// vgacontrol
module vgacontrol(  
input PCLK, 				 
input PRESERN, 				 
input PSEL, 				 
input PENABLE, 				 
output wire PREADY, 		 
output wire PSLVERR,		 
input PWRITE,				 
input [31:0] PADDR,			 
input wire [31:0] PWDATA,	 
output reg [31:0] PRDATA,	 
output HS, 
output VS, 
output reg vga_R,
output reg vga_G,
output reg vga_B,
input SW,
input SW2,
input SW3
);
==> flow/config.mk <==
export PLATFORM = sky130hd
export DESIGN_NAME = vgacontrol
export DESIGN_NICKNAME = vgacontrol
export VERILOG_FILES = /design/flow/design.v
export SDC_FILE = /design/flow/constraint.sdc
export NUM_CORES = 4
export LEC_CHECK = 0
export ABC_AREA = 0
export CAP_MARGIN = 0
export CELL_PAD_IN_SITES_DETAIL_PLACEMENT = 1
export CORE_MARGIN = 6
export CORE_UTILIZATION = 69
export CTS_CLUSTER_DIAMETER = 96
export GPL_TIMING_DRIVEN = 0
export MAX_ROUTING_LAYER = met4
export MIN_ROUTING_LAYER = met1
export PLACE_DENSITY_LB_ADDON = 0.06
export SETUP_SLACK_MARGIN = 0.12
export SLEW_MARGIN = 25
export TNS_END_PERCENT = 70
==> flow/constraint.sdc <==
create_clock -name core_clock -period 2.88 [get_ports {PCLK}]
set_input_delay 0.5760 -clock core_clock [delete_from_list [all_inputs] [get_ports {PCLK}]]
set_output_delay 0.5760 -clock core_clock [all_outputs]
set_load 0.01 [all_outputs]
run.sh (not shown) runs the stock make flow with config.mk's settings and CLKGATE_MAP_FILE=.
The starting point never finished: it broke off in detailed placement (3_5_place_dp), error DPL-0033.
Next try:
ABC_AREA = not set   (was 0)
CAP_MARGIN = 20   (was 0)
CELL_PAD_IN_SITES_DETAIL_PLACEMENT = not set   (was 1)
CORE_MARGIN = 2   (was 6)
CORE_UTILIZATION = 40   (was 69)
CTS_CLUSTER_DIAMETER = not set   (was 96)
GPL_TIMING_DRIVEN = not set   (was 0)
MAX_ROUTING_LAYER = not set   (was met4)
MIN_ROUTING_LAYER = not set   (was met1)
PLACE_DENSITY = 0.6   (was not set)
PLACE_DENSITY_LB_ADDON = not set   (was 0.06)
SETUP_SLACK_MARGIN = not set   (was 0.12)
SLEW_MARGIN = 20   (was 25)
TNS_END_PERCENT = not set   (was 70)
clock period = 4.45 ns   (was 2.88 ns; I/O delays follow)
The new run completed without violations.
Synthesized cell count stays the same.
Area after synthesis stays the same.
Die area came out higher by 53%.
Next try:
CORE_UTILIZATION = 37   (was 40)
clock period = 15.7 ns   (was 4.45 ns; I/O delays follow)
=> Routed wire length falls by 0.65%; worst setup slack gains 9.8 ns; count of clock-buffer cells in the layout rose by 6; total power went down by 70%; final area hardly moves; clock power went down by 69%; die size goes up by 7.9%; sequential power shrinks by 72%; via count decreases by 1.2%; synthesized cell count does not change.
Next try:
CORE_UTILIZATION = 72   (was 37)
CTS_CLUSTER_DIAMETER = 94   (was not set)
CTS_CLUSTER_SIZE = 23   (was not set)
PLACE_DENSITY = not set   (was 0.6)
PLACE_DENSITY_LB_ADDON = 0.27   (was not set)
clock period = 3.21 ns   (was 15.7 ns; I/O delays follow)
After rerunning:
- Now the flow produced a layout that fails on setup timing
- critical path depth rises by 4
- die area falls by 48%
- worst setup slack got worse by 11 ns
- routed wire length rises by 15%
- sequential share of layout area falls by 0.42 points
- global-route usage rises by 24 points

---

== v58 ==
Starting RTL as in the previous note.
Settings: LEC_CHECK=0, CAP_MARGIN=20, CORE_MARGIN=2, CORE_UTILIZATION=72, PLACE_DENSITY=0.6, SLEW_MARGIN=20; clock period 2.66 ns.
Status: v58 FAILED at global routing (5_1_grt) (tool error)
Setup changes, v58 to v10
- CORE_UTILIZATION: 72 -> 66
- CTS_CLUSTER_SIZE: unset -> 41
- CTS_CLUSTER_DIAMETER: unset -> 52
- SETUP_SLACK_MARGIN: unset -> 0.49
- the clock period (ns, I/O delays scaled along): 2.66 -> 2.85
Notes after the runs:
Taking v10 as 1.0, v58 lands at 1.10 on weighted congestion at the end of routability-driven global placement.
Overall chip area of v10 exceeds that of v58 by a little under 10%.
TritonCTS buffer count went down by a little under 10% going from v58 to v10.
On pre-CTS worst setup slack: v10 sits above v58.
Not one of v10 and v58 finished clean.
v10 vs v58, cell count after placement went down by about 1.9%.
#### Input delta (v42 over v10)
- swapping 66 for 71 in CORE_UTILIZATION
- clearing SETUP_SLACK_MARGIN, which used to be 0.49
- putting ABC_AREA at 1 where nothing was set
- swapping 41 for 99 in CTS_CLUSTER_SIZE
- clearing CTS_CLUSTER_DIAMETER, which used to be 52
- swapping 2.85 for 5.47 in the clock period (ns, I/O delays scaled along)
==> results <==
- Post-layout utilization of the core: v42 < v10
- v42: done, clean on timing, DRC and antenna
- In the tables for v10 and v42, number of clock-tree buffers in the layout reads higher with v42.
- Summary: with v10 as the reference, total cells reported by yosys after synthesis in v42 moved up by more than a quarter.
- Die size: v42 better than v10
- v10 vs v42, type of the worst setup path: flop to flop vs input port to flop
Power figures rest on the tool's default switching activity, not on a simulated workload.
